==> flow/design.v (excerpt) <==
module SuperBallPickupMasterRotaryChampionDeluxe5(
	input LeftA,
	input LeftB,
	input RightA,
	input RightB,
	input LeftA2,
	input LeftB2,
	input RightA2,
	input RightB2,
	input wire clk,			 
	input wire reset,			 
	output wire [6:0] seg,	 
	output wire [3:0] an,	 
	output wire dp,			 
	output wire [2:0] red,	 
	output wire [2:0] green, 
	output wire [1:0] blue,	 
	output wire hsync,		 
	output wire vsync,			 
	output resetOut
	);
For scale: roughly 4200 cells after synthesis, about 420 flip-flops, roughly 33 I/O pins, roughly 31000 um^2 of cells after synthesis.
export LEC_CHECK = 0
export ABC_AREA = 1
export CAP_MARGIN = 20
export CORE_MARGIN = 2
export CORE_UTILIZATION = 72
export MAX_ROUTING_LAYER = met4
export PLACE_DENSITY_LB_ADDON = 0.01
export SETUP_SLACK_MARGIN = 1.69
export SLEW_MARGIN = 20
create_clock -name core_clock -period 5.8 [get_ports {clk}]
run.sh (not shown) runs the stock make flow with config.mk's settings and CLKGATE_MAP_FILE=.
The baseline passed the timing, design-rule and antenna checks.
Change:
--- a/flow/config.mk
+++ b/flow/config.mk
@@ -12 +12 @@
-export MAX_ROUTING_LAYER = met4
+export CTS_CLUSTER_SIZE = 72
@@ -14 +14 @@
-export SETUP_SLACK_MARGIN = 1.69
+export SETUP_SLACK_MARGIN = 0.94
==> flow/constraint.sdc (replaced) <==
create_clock -name core_clock -period 5.63 [get_ports {clk}]
set_input_delay 1.1260 -clock core_clock [delete_from_list [all_inputs] [get_ports {clk}]]
set_output_delay 1.1260 -clock core_clock [all_outputs]
set_load 0.01 [all_outputs]
The new run completed without violations.
Flip-flop count stays the same.
Global-route usage drops by 0.44 points.
Die area is unchanged.
Combinational power rises by about 3%.
Change:
--- a/flow/config.mk
+++ b/flow/config.mk
@@ -12 +12,2 @@
-export CTS_CLUSTER_SIZE = 72
+export CTS_CLUSTER_SIZE = 17
+export MAX_ROUTING_LAYER = met4
@@ -14 +15 @@
-export SETUP_SLACK_MARGIN = 0.94
+export SETUP_SLACK_MARGIN = 0.92
Design area decreases by about 1.6%.
Final cell count decreases by about 0.53%.
Worst setup slack gets worse by 0.054 ns.
Non-clock buffer count decreases by 28.
Maximum frequency decreases by 1.1%.
Utilization decreases by 1.3 points.
Clock skew increases by 0.0098 ns.
Change:
--- a/flow/config.mk
+++ b/flow/config.mk
@@ -12,4 +12,2 @@
-export CTS_CLUSTER_SIZE = 17
-export MAX_ROUTING_LAYER = met4
-export PLACE_DENSITY_LB_ADDON = 0.01
-export SETUP_SLACK_MARGIN = 0.92
+export CTS_CLUSTER_DIAMETER = 376
+export SETUP_SLACK_MARGIN = 0.65
Clock power shrinks by about 5%.
Maximum frequency hardly moves.
Synthesized cell count is unchanged.
Die area stays the same.
Count of clock-buffer cells in the layout grows by 4.
Setup slack improves by 0.014 ns.
Area after synthesis is unchanged.
Change:
--- a/flow/config.mk
+++ b/flow/config.mk
@@ -12,2 +12,3 @@
-export CTS_CLUSTER_DIAMETER = 376
-export SETUP_SLACK_MARGIN = 0.65
+export MAX_ROUTING_LAYER = met4
+export PLACE_DENSITY_LB_ADDON = 0.01
+export SETUP_SLACK_MARGIN = 1.45
Outcome:
- The new run finished with timing, DRC and antenna clean
- utilization barely changes
- via count rose by about 0.66%
- cell count stays the same
- critical path depth rose by 1
- non-clock buffer count fell by 2
- die area stays the same
- wire length rose by 1.3%
- combinational power fell by about 1%
- total power barely changes
Change:
--- a/flow/config.mk
+++ b/flow/config.mk
@@ -12 +12,2 @@
-export MAX_ROUTING_LAYER = met4
+export CTS_CLUSTER_DIAMETER = 39
+export CTS_CLUSTER_SIZE = 72
@@ -14 +15 @@
-export SETUP_SLACK_MARGIN = 1.45
+export SETUP_SLACK_MARGIN = 1.25
Global-route usage barely changes.
Via count is higher slightly.
Total power is higher by about a fifth.
Utilization is higher by 2.5 points.
Fmax is lower slightly.
Worst hold slack degrades by 0.0073 ns.
Count of clock-buffer cells in the layout came out higher by 5.


v33:
SuperBallPickupMasterRotaryChampionDeluxe5 again, from the RTL that the note above started with.
Settings: LEC_CHECK=0, ABC_AREA=1, CAP_MARGIN=20, CELL_PAD_IN_SITES_GLOBAL_PLACEMENT=1, CORE_ASPECT_RATIO=0.72, CORE_MARGIN=7, CORE_UTILIZATION=50, CTS_CLUSTER_DIAMETER=226, CTS_CLUSTER_SIZE=11, GPL_TIMING_DRIVEN=0, MAX_ROUTING_LAYER=met4, MIN_ROUTING_LAYER=met2, SLEW_MARGIN=25, TNS_END_PERCENT=50; clock period 8.32 ns.
Having completed the whole flow, v33 delivered a layout that passed the timing, design-rule and antenna checks.
Setup changes, v33 to v11
==> flow/config.mk <==
export PLATFORM = sky130hd
export DESIGN_NAME = SuperBallPickupMasterRotaryChampionDeluxe5
export DESIGN_NICKNAME = SuperBallPickupMasterRotaryChampionDeluxe5
export VERILOG_FILES = /design/flow/design.v
export SDC_FILE = /design/flow/constraint.sdc
export NUM_CORES = 4
export LEC_CHECK = 0
export ABC_AREA = 1
export CAP_MARGIN = 20
export CORE_MARGIN = 2
export CORE_UTILIZATION = 72
export SLEW_MARGIN = 20
==> flow/constraint.sdc <==
create_clock -name core_clock -period 10.4 [get_ports {clk}]
set_input_delay 2.0800 -clock core_clock [delete_from_list [all_inputs] [get_ports {clk}]]
set_output_delay 2.0800 -clock core_clock [all_outputs]
set_load 0.01 [all_outputs]
==> comparison <==
In the floorplan summary, v11 is listed with a die area less than that of v33. Looking at detailed-routing iteration count for the pre-antenna-repair pass across v11 and v33, the one that comes out higher is v33. v33 → v11: clock tree buffer count of the final layout decreased 16%; flip-flop count saw little to no change. Wire: v11 routes less than v33.
## Diff of input files: v44 against v11
--- a/flow/config.mk
+++ b/flow/config.mk
@@ -11,0 +12,3 @@
+export MAX_ROUTING_LAYER = met4
+export PLACE_DENSITY_LB_ADDON = 0.01
+export SETUP_SLACK_MARGIN = 1.47
==> flow/constraint.sdc <==
create_clock -name core_clock -period 5.63 [get_ports {clk}]
set_input_delay 1.1260 -clock core_clock [delete_from_list [all_inputs] [get_ports {clk}]]
set_output_delay 1.1260 -clock core_clock [all_outputs]
set_load 0.01 [all_outputs]
### Flow results
v44: full flow OK, the timing, design-rule and antenna checks passed. Logic share of the area: v44 vs v11, no meaningful difference. Changes observed in v44 relative to v11: cell count grew by 48; static leakage grew by 1.8%; total wirelength of the detailed-routed design grew by 6.0%; largest incremental delay on the critical path grew by 0.07 ns; sequential share of layout area shrank by 0.66 points. Number of clock buffers in the layout went up by a few percent going from v11 to v44. Per the comparison of v44 with v11, met3 routed wirelength climbed about 20%, number of antenna violations at the first check in global routing barely changed.
Here is what was changed in the inputs of v39 compared with v44.
--- a/flow/config.mk
+++ b/flow/config.mk
@@ -12 +12,2 @@
-export MAX_ROUTING_LAYER = met4
+export CTS_CLUSTER_DIAMETER = 29
+export CTS_CLUSTER_SIZE = 72
@@ -14 +15 @@
-export SETUP_SLACK_MARGIN = 1.47
+export SETUP_SLACK_MARGIN = 1.25
### Flow results
[v39 vs v44] share of the clock period used by the worst path after layout: lower in v39
v39 — maximum fanout count along the critical path 1 lower, v44 as reference
Cell count on v39 is up relative to v44.
The area taken by flip-flops and latches on v44 is in line with that on v39.
Combinational share of cell area ended up 2.9 points lower on v39 than on v44.
Re number of cells upsized or downsized after cts: v39 and v44 aren't equal, and the lower value belongs to v44.
The inputs of v5 differ from those of v39 as listed below.
--- a/flow/config.mk
+++ b/flow/config.mk
@@ -12,2 +12,2 @@
-export CTS_CLUSTER_DIAMETER = 29
-export CTS_CLUSTER_SIZE = 72
+export CTS_CLUSTER_DIAMETER = 234
+export GPL_ROUTABILITY_DRIVEN = 0
@@ -15 +15 @@
-export SETUP_SLACK_MARGIN = 1.25
+export SETUP_SLACK_MARGIN = 1.47
Findings:
Across v5 and v39, the outcome is the same: a clean finish for every run.
v5 vs. v39: peak supply drop decreased about 15%; detailed-route via count shows a reduction of about 2.6%.
v5 vs v39 — internal cell power dropped by more than a quarter
v39 vs v5, highest-delay cell along the critical path: sky130_fd_sc_hd__dfstp_2 vs sky130_fd_sc_hd__dfrtp_1
v5 vs. v39: sequential fraction of total cell area went up by 1.5 points.


Starting RTL as in the previous note.
==> flow/design.v (excerpt) <==
module SuperBallPickupMasterRotaryChampionDeluxe5(
	input LeftA,
	input LeftB,
	input RightA,
	input RightB,
	input LeftA2,
	input LeftB2,
	input RightA2,
	input RightB2,
	input wire clk,			 
	input wire reset,			 
	output wire [6:0] seg,	 
	output wire [3:0] an,	 
	output wire dp,			 
	output wire [2:0] red,	 
	output wire [2:0] green, 
	output wire [1:0] blue,	 
	output wire hsync,		 
	output wire vsync,			 
	output resetOut
	);
wire segclk;
wire dclk;
assign dp = 1;
wire [15:0] posx;
wire [15:0] posy;
wire [15:0] posx2;
wire [15:0] posy2;
wire moved1;
wire moved2;
RotaryEncoders #(12'd100) rot(.clk(clk),.reset(reset), .LeftA(LeftA),.LeftB(LeftB),.RightA(RightA),.RightB(RightB),.result(posx),.result2(posy),.moved(moved1));
RotaryEncoders #(12'd400) rot2(.clk(clk),.reset(reset), .LeftA(LeftA2),.LeftB(LeftB2),.RightA(RightA2),.RightB(RightB2),.result(posx2),.result2(posy2),.moved(moved2));
clockdiv U1(.clk(clk),.clr(reset),.segclk(segclk),.dclk(dclk));
wire [3:0] score1;
wire [3:0] score2;
vga640x480 U3(.clk(clk),.pix_en(~dclk),.moved(moved1 | moved2),.clr(reset),.hsync(hsync),.vsync(vsync), .posx(posx), .posy(posy),  .posx2(posx2), .posy2(posy2), .red(red),.green(green),.blue(blue),.score1(score1),.score2(score2));
Display outputDisp(.clk(clk),.rst(reset),.A(4'b0001),.B(score1),.C(4'b0010),.D(score2),.numOut(seg),.transistor(an));
assign resetOut = reset;
endmodule
Settings: LEC_CHECK=0, CAP_MARGIN=20, CORE_MARGIN=2, CORE_UTILIZATION=71, CTS_CLUSTER_DIAMETER=358, CTS_CLUSTER_SIZE=25, PLACE_DENSITY=0.65, SETUP_SLACK_MARGIN=-0.4, SLEW_MARGIN=20; clock period 8.69 ns.
The baseline completed with no timing, DRC or antenna violations.
Change:
- CTS_CLUSTER_DIAMETER: 358 -> 49
After rerunning:
- wire length grows by 2.4%
- critical path depth does not change
- worst hold slack hardly moves
- fmax is lower by about 0.7%
- clock power grows by about 80%
- non-clock buffer count is unchanged
- combinational power went up by about 1%
Change:
- CORE_UTILIZATION: 71 -> 66
- CTS_CLUSTER_DIAMETER: 49 -> 354
- HOLD_SLACK_MARGIN: default -> 0.29
- PLACE_DENSITY: 0.65 -> default
=> The new run completed without violations; routed wire length came out lower by 2.1%; die size came out higher by 7.4%; register-to-register slack is worse by 0.12 ns; synthesized cell count is unchanged; sequential power is about the same.
Change:
- ABC_AREA: default -> 1
- CORE_UTILIZATION: 66 -> 58
- CTS_CLUSTER_DIAMETER: 354 -> default
- CTS_CLUSTER_SIZE: 25 -> default
- HOLD_SLACK_MARGIN: 0.29 -> default
- SETUP_SLACK_MARGIN: -0.4 -> default
- clock period: 8.69 -> 6.52 ns (I/O delays scaled with it)
After rerunning:
- The new run passed the timing, design-rule and antenna checks
- setup slack loses 0.54 ns
- die size went up by 23%
- combinational power goes up by 52%
- critical path depth came out higher by 4
- routed wire length went up by 12%
- via count rises by 20%
- final cell count increases by 35%
- total power went up by 71%
- cell area is higher by 12%
- sequential share of layout area decreases by 3.8 points


Setup of run 1:
Starting RTL as in the previous note.
Settings: LEC_CHECK=0, ABC_AREA=1, CAP_MARGIN=20, CORE_ASPECT_RATIO=1.78, CORE_MARGIN=3, CORE_UTILIZATION=40, MAX_ROUTING_LAYER=met4, MIN_ROUTING_LAYER=met1, SLEW_MARGIN=20; clock period 5.73 ns.
Edits applied to the flow inputs when going from run 1 to run 2:
- removing MIN_ROUTING_LAYER (formerly met1)
- changing CORE_MARGIN from 3 to 7
- changing CORE_ASPECT_RATIO from 1.78 to 0.69
- setting CELL_PAD_IN_SITES_GLOBAL_PLACEMENT to 1 for the first time
- changing the clock period (ns, I/O delays scaled along) from 5.73 to 20.0
==> results <==
- Run 2: all stages complete, timing, DRC and antenna checks passed
- Run 2 has number of placement rows below what run 1 had.
- Run 2 has met2 track utilization from global routing below what run 1 had.
- | count of inserted tapcells | run 2 vs run 1 | 5 higher |
- Delta (run 2 minus run 1): slew at the pin with the worst max-slew slack has increased; met3 wire length went up; clock power share higher.
- From run 1 to run 2 the numbers moved as follows: synthesis-to-finish area growth went down; final-layout clock-cell area share went up; biggest fanout along the worst timing path went up; vertical die size went down.
- For the core occupancy in the finished layout, run 2 came in 0.29 points lower than run 1 did.
#### Input delta (run 3 over run 2)
- TNS_END_PERCENT: unset -> 50
- SLEW_MARGIN: 20 -> 25
- CORE_UTILIZATION: 40 -> 50
- GPL_TIMING_DRIVEN: unset -> 0
- CTS_CLUSTER_SIZE: unset -> 11
- the clock period (ns, I/O delays scaled along): 20.0 -> 8.32
--- outcome ---
Measured against each other, run 3 and run 2 differ in core utilization at floorplan, the higher figure coming from run 3.
met1 layer usage reported by global route sits higher in run 3 than in run 2.
Overall power of the completed layout (run 2 / run 3): 0.44
Run 3 gives less detailed route wirelength on metal3 than run 2 did.
Routed wire length (run 2 / run 3): 1.08
Re area share of buffers outside the clock network: run 3 is 1.2 points up on run 2.
Run 2 has lower count of clock-buffer cells in the layout than run 3.
[inputs] run 4 vs run 3
- CORE_UTILIZATION changed from 50 to 40
- ABC_AREA removed (was 1)
- CORE_MARGIN changed from 7 to 2
- TNS_END_PERCENT removed (was 50)
- CELL_PAD_IN_SITES_GLOBAL_PLACEMENT removed (was 1)
- CORE_ASPECT_RATIO removed (was 0.69)
- MAX_ROUTING_LAYER removed (was met4)
- GPL_TIMING_DRIVEN removed (was 0)
- CTS_CLUSTER_SIZE removed (was 11)
- SLEW_MARGIN changed from 25 to 20
- the clock period (ns, I/O delays scaled along) changed from 8.32 to 20.0
Taking run 3 as the reference point, the starting density of the core of run 4 falls by 10 points.
Re transition at the pin with the smallest max-transition slack: run 4 is 110 ps up on run 3.
Run 4 vs. run 3: combinational power share went down by 1.9 points.
The wire length of the first global-routing pass of run 4 was superior to that of run 3.
diff inputs: run 4 => run 5
- a change of CORE_UTILIZATION from 40 to 70
- an added ABC_AREA of 1
- an added SETUP_SLACK_MARGIN of 1.46
- a change of the clock period (ns, I/O delays scaled along) from 20.0 to 5.67
Run 5 vs. run 4: share of the cycle needed by the critical path after routing picked up an extra 42 points; design area increased by 2400 sq um relative to the old numbers. Internal power summed over all cells deteriorates in run 5 relative to run 4. Run 4 has lower number of cells on the worst reg-to-reg path than run 5. Comparing run 4 against run 5, there is no change at all in post-synth tally of flip-flops with integrated enable. The final layouts of run 4 and run 5 pass the timing, design-rule and antenna checks. Sort run 4 and run 5 by number of gates on the worst path with buffers counted asc -> top: run 4. Data required time at the worst endpoint down 11460 ps in run 5 wrt run 4.


== xenon ==
SuperBallPickupMasterRotaryChampionDeluxe5 again, from the RTL that the note above started with.
clock: 8.69 ns
lec_check: 0
cap_margin: 20
core_margin: 2
core_utilization: 71
cts_cluster_diameter: 60
cts_cluster_size: 25
place_density: 0.65
setup_slack_margin: -0.4
slew_margin: 20
The flow did not stop early for xenon: all stages ran, and the layout cleared the timing, design-rule and antenna checks.
Edits applied to the flow inputs when going from xenon to quartz:
Settings: a change of CORE_UTILIZATION from 71 to 40; a deleted PLACE_DENSITY that had been 0.65; a deleted SETUP_SLACK_MARGIN that had been -0.4; a deleted CTS_CLUSTER_SIZE that had been 25; a deleted CTS_CLUSTER_DIAMETER that had been 60; a change of the clock period (ns, I/O delays scaled along) from 8.69 to 10.1.
Findings:
- Data required time at the worst endpoint (lower): xenon
- Against xenon, quartz comes in 1519 lower on via count of the first global-routing pass.
- Status: largest stage delay on the critical path parity (xenon, quartz)
- And-or/or-and share of the synthesized area came out exactly the same in xenon and quartz.
- On area added between synthesis and finish, the lower figure sits with xenon, not quartz.
## Diff of input files: pepper against quartz
Settings: an added SETUP_SLACK_MARGIN of 3.77; a change of CORE_UTILIZATION from 40 to 66; a change of the clock period (ns, I/O delays scaled along) from 10.1 to 13.6.
Results
Compared with quartz, pepper shows a lower vertical die dimension.
From quartz to pepper the numbers moved as follows: final wirelength went up by 0.34%, power dissipated by switching net loads decreased about 30%.
Delta (pepper minus quartz): share of power burned in registers shows an increase of 2.3 points; area used by multi-input combinational logic essentially unchanged; share of total power in the clock network shrank by 2.8 points; worst slack at placement went up 2820 ps.
Summary of pepper over quartz: net count reported at finish moved down; slew at the pin closest to its max-slew limit now smaller; total power lost 29%.
Diff quartz..pepper | synthesized instance count | negligible
> inputs changed (pepper -> maple)
Settings: a change of CAP_MARGIN from 20 to 0; a deleted SETUP_SLACK_MARGIN that had been 3.77; an added ABC_AREA of 1; a change of CORE_UTILIZATION from 66 to 69; a change of the clock period (ns, I/O delays scaled along) from 13.6 to 11.3.
### Flow results
Each of the runs, namely maple and pepper, reached the end of the flow and came out clean.
The first-pass GRT wire length of maple is higher than that of pepper.
Re total power: maple is 25% up on pepper.
Against pepper as the reference, maple delivers a higher core utilization.
Edits applied to the flow inputs when going from maple to onyx:
Settings: a change of CORE_UTILIZATION from 69 to 35; a deleted ABC_AREA that had been 1; a change of CAP_MARGIN from 0 to 20; a change of the clock period (ns, I/O delays scaled along) from 11.3 to 10.1.
## What came out
In the final design statistics, onyx uses fewer standard cells in total than maple.
Going from maple to onyx, the data required time at the worst endpoint was found to have gone down by 960 ps.
onyx gives less via count than maple did.
Compared with maple, onyx shows post-place setup slack lower by 1730 ps.
Sort maple and onyx by global-route wire length before repair, descending, and maple comes first.
Power and IR drop assume default switching activity.
